==> inputs of build 3 <==
==> flow/design.v <==
module fpadder (output logic [31:0] sum, output logic ready,
                input logic [31:0] a, input logic clock, nreset);
    logic [31:0] m,n;       
    logic [1:0] exp;
	logic sign; 
    logic adding, stopOp, infNum, abSum, notNum, bigNum;    
	logic [7:0] exp_m, exp_n;        						  
	logic [22:0] manti_m, manti_n;						 
	logic [23:0] manti_m2, manti_n2, manti_m1, manti_n1;	 
	logic sign_m, sign_n;		 
    assign sign_m = m[31];
    assign sign_n = n[31];
    assign exp_m = {m[30:23]};
    assign exp_n = {n[30:23]};
    assign manti_m = {m[22:0]};
    assign manti_n = {n[22:0]};
	assign manti_m2 = {1'b1, manti_m};
	assign manti_n2 = {1'b1, manti_n};
	always_comb 
      begin
        notNum = (exp_m == 255 & manti_m != 0) || (exp_n == 255 & manti_n != 0);  
		bigNum = (exp_m == 255 & manti_m == 0) || (exp_n == 255 & manti_n == 0);
      end 
    always_comb 
      begin
        exp = (exp_m > exp_n)? 2'b10 : (exp_m < exp_n)? 2'b01 : 2'b00;
        sign = (sign_m == sign_n)? '1 : '0;
      end
    always_comb
      begin
          if (exp == 2'b10) begin
            manti_n1 = manti_n2 >> (exp_m - exp_n);       
			manti_m1 = manti_m2;  
			end
          else if (exp == 2'b01) begin
            manti_m1 = manti_m2 >> (exp_n - exp_m);
			manti_n1 = manti_n2;	
			end
          else begin
			manti_m1 = manti_m2; 
			manti_n1 = manti_n2;	
			end
      end                                                
    logic [24:0] manti_m3, manti_n3, sum_manti;
    logic [7:0]  sum_exp;
    logic sum_sign;
    assign manti_m3 = {1'b0, manti_m1[23:0]};
    assign manti_n3 = {1'b0, manti_n1[23:0]};
    always_ff @(posedge clock, negedge nreset)      
      if(!nreset) begin
      	sum_manti <= 0;
        sum_exp <= 0; 
        sum_sign <= 0; end
      else if (adding == '1) begin	 
        if (sign == '1) begin               
        sum_manti <= (manti_n3 + manti_m3);    
		sum_exp <= (exp ==  2'b10)? exp_m : exp_n;
        sum_sign <= sign_m; end
        else if (sign == '0 & exp == 2'b10) begin
      	sum_manti <= manti_m3 - manti_n3;
		sum_exp <= exp_m; 
        sum_sign <= sign_m; end
        else if (sign == '0 & exp == 2'b01) begin
      	sum_manti <= manti_n3 - manti_m3;
      	sum_exp <= exp_n; 
        sum_sign <= sign_n; end
        else if (sign == '0 & exp == 2'b00) begin
       	sum_manti <= (manti_m3 > manti_n3)? (manti_m3 - manti_n3) : (manti_m3 < manti_n3)? (manti_n3 - manti_m3) : 25'h1000000;
      	sum_exp <= (manti_m3 > manti_n3)? exp_m : (manti_m3 < manti_n3)? exp_n : 8'h0; 
        sum_sign <= (manti_m3 > manti_n3)? sign_m : (manti_m3 < manti_n3)? sign_n : '0; end 	end
	  else if (stopOp == 1) begin
		sum_manti[24:23] <= 2'b01;
		sum_manti[22:0] <= 23'h7fffff;
      	sum_exp <= 8'hff; 
        sum_sign <= '0; end
	  else if (infNum == 1) begin
		if (sign == 1) begin			 
			sum_manti[24:23] <= 2'b01;
			sum_manti[22:0] <= 0;
			sum_exp <= 8'hff; 
			sum_sign <= sign_m; end	
		else begin						 
			sum_manti[24:23] <= 2'b01;
			sum_manti[22:0] <= 0;
			sum_exp <= (exp == 2'b0) ? 8'h0 : 8'hff; 
			sum_sign <= (exp == 2'b10)? sign_m : (exp == 2'b01)? sign_n : 1'b0; end	end				
      always_ff @(posedge clock, negedge nreset)
		if(!nreset)
			sum <= 0;
		else if(abSum == 1) begin
        if (sum_manti[24] == 1)	begin 
			if (sum_exp == 254)						 
				sum <= {sum_sign, 8'hff, 23'b0};      
			else if (sum_exp == 0 & sum_manti[22:0] == 0)
				sum <= 0;
			else 
				sum <= {sum_sign, sum_exp + 8'b1, sum_manti[23:1]}; end			
        else begin
			if (sum_manti[23] == 1)
			sum <= {sum_sign, sum_exp, sum_manti[22:0]};  
			else if (sum_manti[22] == 1)
			sum <= {sum_sign, (sum_exp - 8'h1), sum_manti[21:0], 1'b0}; 
			else if (sum_manti[21] == 1)
			sum <= {sum_sign, (sum_exp - 8'h2), sum_manti[20:0], 2'b0};
			else if (sum_manti[20] == 1)
			sum <= {sum_sign, (sum_exp - 8'h3), sum_manti[19:0], 3'b0};
			else if (sum_manti[19] == 1)
			sum <= {sum_sign, (sum_exp - 8'h4), sum_manti[18:0], 4'b0};
			else if (sum_manti[18] == 1)
			sum <= {sum_sign, (sum_exp - 8'h5), sum_manti[17:0], 5'b0}; 
			else if (sum_manti[17] == 1)
			sum <= {sum_sign, (sum_exp - 8'h6), sum_manti[16:0], 6'b0};
			else if (sum_manti[16] == 1)
			sum <= {sum_sign, (sum_exp - 8'h7), sum_manti[15:0], 7'b0};
			else if (sum_manti[15] == 1)
			sum <= {sum_sign, (sum_exp - 8'h8), sum_manti[14:0], 8'b0};
			else if (sum_manti[14] == 1)
			sum <= {sum_sign, (sum_exp - 8'h9), sum_manti[13:0], 9'b0}; 
			else if (sum_manti[13] == 1)
			sum <= {sum_sign, (sum_exp - 8'ha), sum_manti[12:0], 10'b0};
			else if (sum_manti[12] == 1)
			sum <= {sum_sign, (sum_exp - 8'hb), sum_manti[11:0], 11'b0};
			else if (sum_manti[11] == 1)
			sum <= {sum_sign, (sum_exp - 8'hc), sum_manti[10:0], 12'b0};
			else if (sum_manti[10] == 1)
			sum <= {sum_sign, (sum_exp - 8'hd), sum_manti[9:0], 13'b0}; 
			else if (sum_manti[9] == 1)
			sum <= {sum_sign, (sum_exp - 8'he), sum_manti[8:0], 14'b0};
			else if (sum_manti[8] == 1)
			sum <= {sum_sign, (sum_exp - 8'hf), sum_manti[7:0], 15'b0};
			else if (sum_manti[7] == 1)
			sum <= {sum_sign, (sum_exp - 8'h10), sum_manti[6:0], 16'b0};
			else if (sum_manti[6] == 1)
			sum <= {sum_sign, (sum_exp - 8'h11), sum_manti[5:0], 17'b0};
			else if (sum_manti[5] == 1)
			sum <= {sum_sign, (sum_exp - 8'h12), sum_manti[4:0], 18'b0};
			else if (sum_manti[4] == 1)
			sum <= {sum_sign, (sum_exp - 8'h13), sum_manti[3:0], 19'b0};
			else if (sum_manti[3] == 1)
			sum <= {sum_sign, (sum_exp - 8'h14), sum_manti[2:0], 20'b0}; 
			else if (sum_manti[2] == 1)
			sum <= {sum_sign, (sum_exp - 8'h15), sum_manti[1:0], 21'b0};
			else if (sum_manti[1] == 1)
			sum <= {sum_sign, (sum_exp - 8'h16), sum_manti[0], 22'b0};
			else if (sum_manti[0] == 1)
			sum <= {sum_sign, (sum_exp - 8'h17), 23'b0};
			end
			end
	enum {start, loadN1, loadN2, pred, asblSum, stop} state;
    always_ff @(posedge clock, negedge nreset)
    	if(!nreset)begin
    		state <= start;
			m <= 0;
			n <= 0;
			ready <= 0;
			infNum <= 0;
			stopOp <= 0;
			adding <= 0;
			abSum <= 0;  end
    	else begin
			ready <= 0;
			infNum <= 0;
			stopOp <= 0;
			adding <= 0;
			abSum <= 0;
			case(state)
				start:begin
					state <= loadN1; end
				loadN1:begin
					n <= a;
					state <= loadN2; end
				loadN2:begin
					m <= a;
					state <= pred; end
				pred: begin
					state <= asblSum;
					if (!notNum & bigNum)
						infNum <= 1;
					else if (notNum)
						stopOp <= 1;
					else
						adding <= 1; end
				asblSum:begin
					state <= stop;
					abSum <= 1; end
				stop:begin
					ready <= 1;
					state <= start; end				
            endcase
			end		
endmodule
==> flow/run.sh <==
#!/bin/bash
# the make line also repeats each setting of config.mk as NAME=value (left out here)
make -C /OpenROAD-flow-scripts/flow DESIGN_CONFIG=/design/flow/config.mk WORK_HOME=/design/flow/orfs CLKGATE_MAP_FILE= finish
==> flow/config.mk <==
export PLATFORM = sky130hd
export DESIGN_NAME = fpadder
export DESIGN_NICKNAME = fpadder
export VERILOG_FILES = /design/flow/design.v
export SDC_FILE = /design/flow/constraint.sdc
export NUM_CORES = 4
export LEC_CHECK = 0
export ABC_AREA = 1
export CAP_MARGIN = 25
export CORE_ASPECT_RATIO = 0.74
export CORE_MARGIN = 2
export CORE_UTILIZATION = 24
export CTS_CLUSTER_DIAMETER = 229
export CTS_CLUSTER_SIZE = 49
export GPL_ROUTABILITY_DRIVEN = 0
export MIN_ROUTING_LAYER = met1
export PLACE_DENSITY_LB_ADDON = 0.09
export SETUP_SLACK_MARGIN = -0.1
export SLEW_MARGIN = 25
export TNS_END_PERCENT = 45
==> flow/constraint.sdc <==
create_clock -name core_clock -period 6.47 [get_ports {clock}]
set_input_delay 1.2940 -clock core_clock [delete_from_list [all_inputs] [get_ports {clock}]]
set_output_delay 1.2940 -clock core_clock [all_outputs]
set_load 0.01 [all_outputs]
==> build 92: changes against build 3 <==
==> flow/config.mk (replaced) <==
export PLATFORM = sky130hd
export DESIGN_NAME = fpadder
export DESIGN_NICKNAME = fpadder
export VERILOG_FILES = /design/flow/design.v
export SDC_FILE = /design/flow/constraint.sdc
export NUM_CORES = 4
export LEC_CHECK = 0
export ABC_AREA = 1
export CAP_MARGIN = 30
export CELL_PAD_IN_SITES_GLOBAL_PLACEMENT = 2
export CORE_MARGIN = 2
export CORE_UTILIZATION = 18
export CTS_CLUSTER_DIAMETER = 377
export GPL_ROUTABILITY_DRIVEN = 1
export GPL_TIMING_DRIVEN = 0
export SLEW_MARGIN = 20
export TNS_END_PERCENT = 35
==> flow/constraint.sdc (replaced) <==
create_clock -name core_clock -period 20.0 [get_ports {clock}]
set_input_delay 4.0000 -clock core_clock [delete_from_list [all_inputs] [get_ports {clock}]]
set_output_delay 4.0000 -clock core_clock [all_outputs]
set_load 0.01 [all_outputs]
==> reports/results.ini <==
[power_and_ir_drop]
vdd_drop_max_mv=0.209
power_leakage_nw=10.1
power_density_nw_per_um2=92.5

[run_status]
status=finished clean

[grt]
number_of_antenna_violations_at_the_first_check_in_global_routing=1

[die]
fp-utilization_pct=24.3

[layout]
nNetsFinal=3104

[setup_path]
cp_data_required_time_ps=6850

Source of the figures above: build 3

==> reports/results.ini <==
[run_status]
status=finished clean

[power_and_ir_drop]
vdd_drop_max_mv=0.0664
power_leakage_nw=8.90

[die]
fp-utilization_pct=18.2

[grt]
number_of_antenna_violations_at_the_first_check_in_global_routing=0

[setup_path]
cp_data_required_time_ps=20390

Source of the figures above: build 92

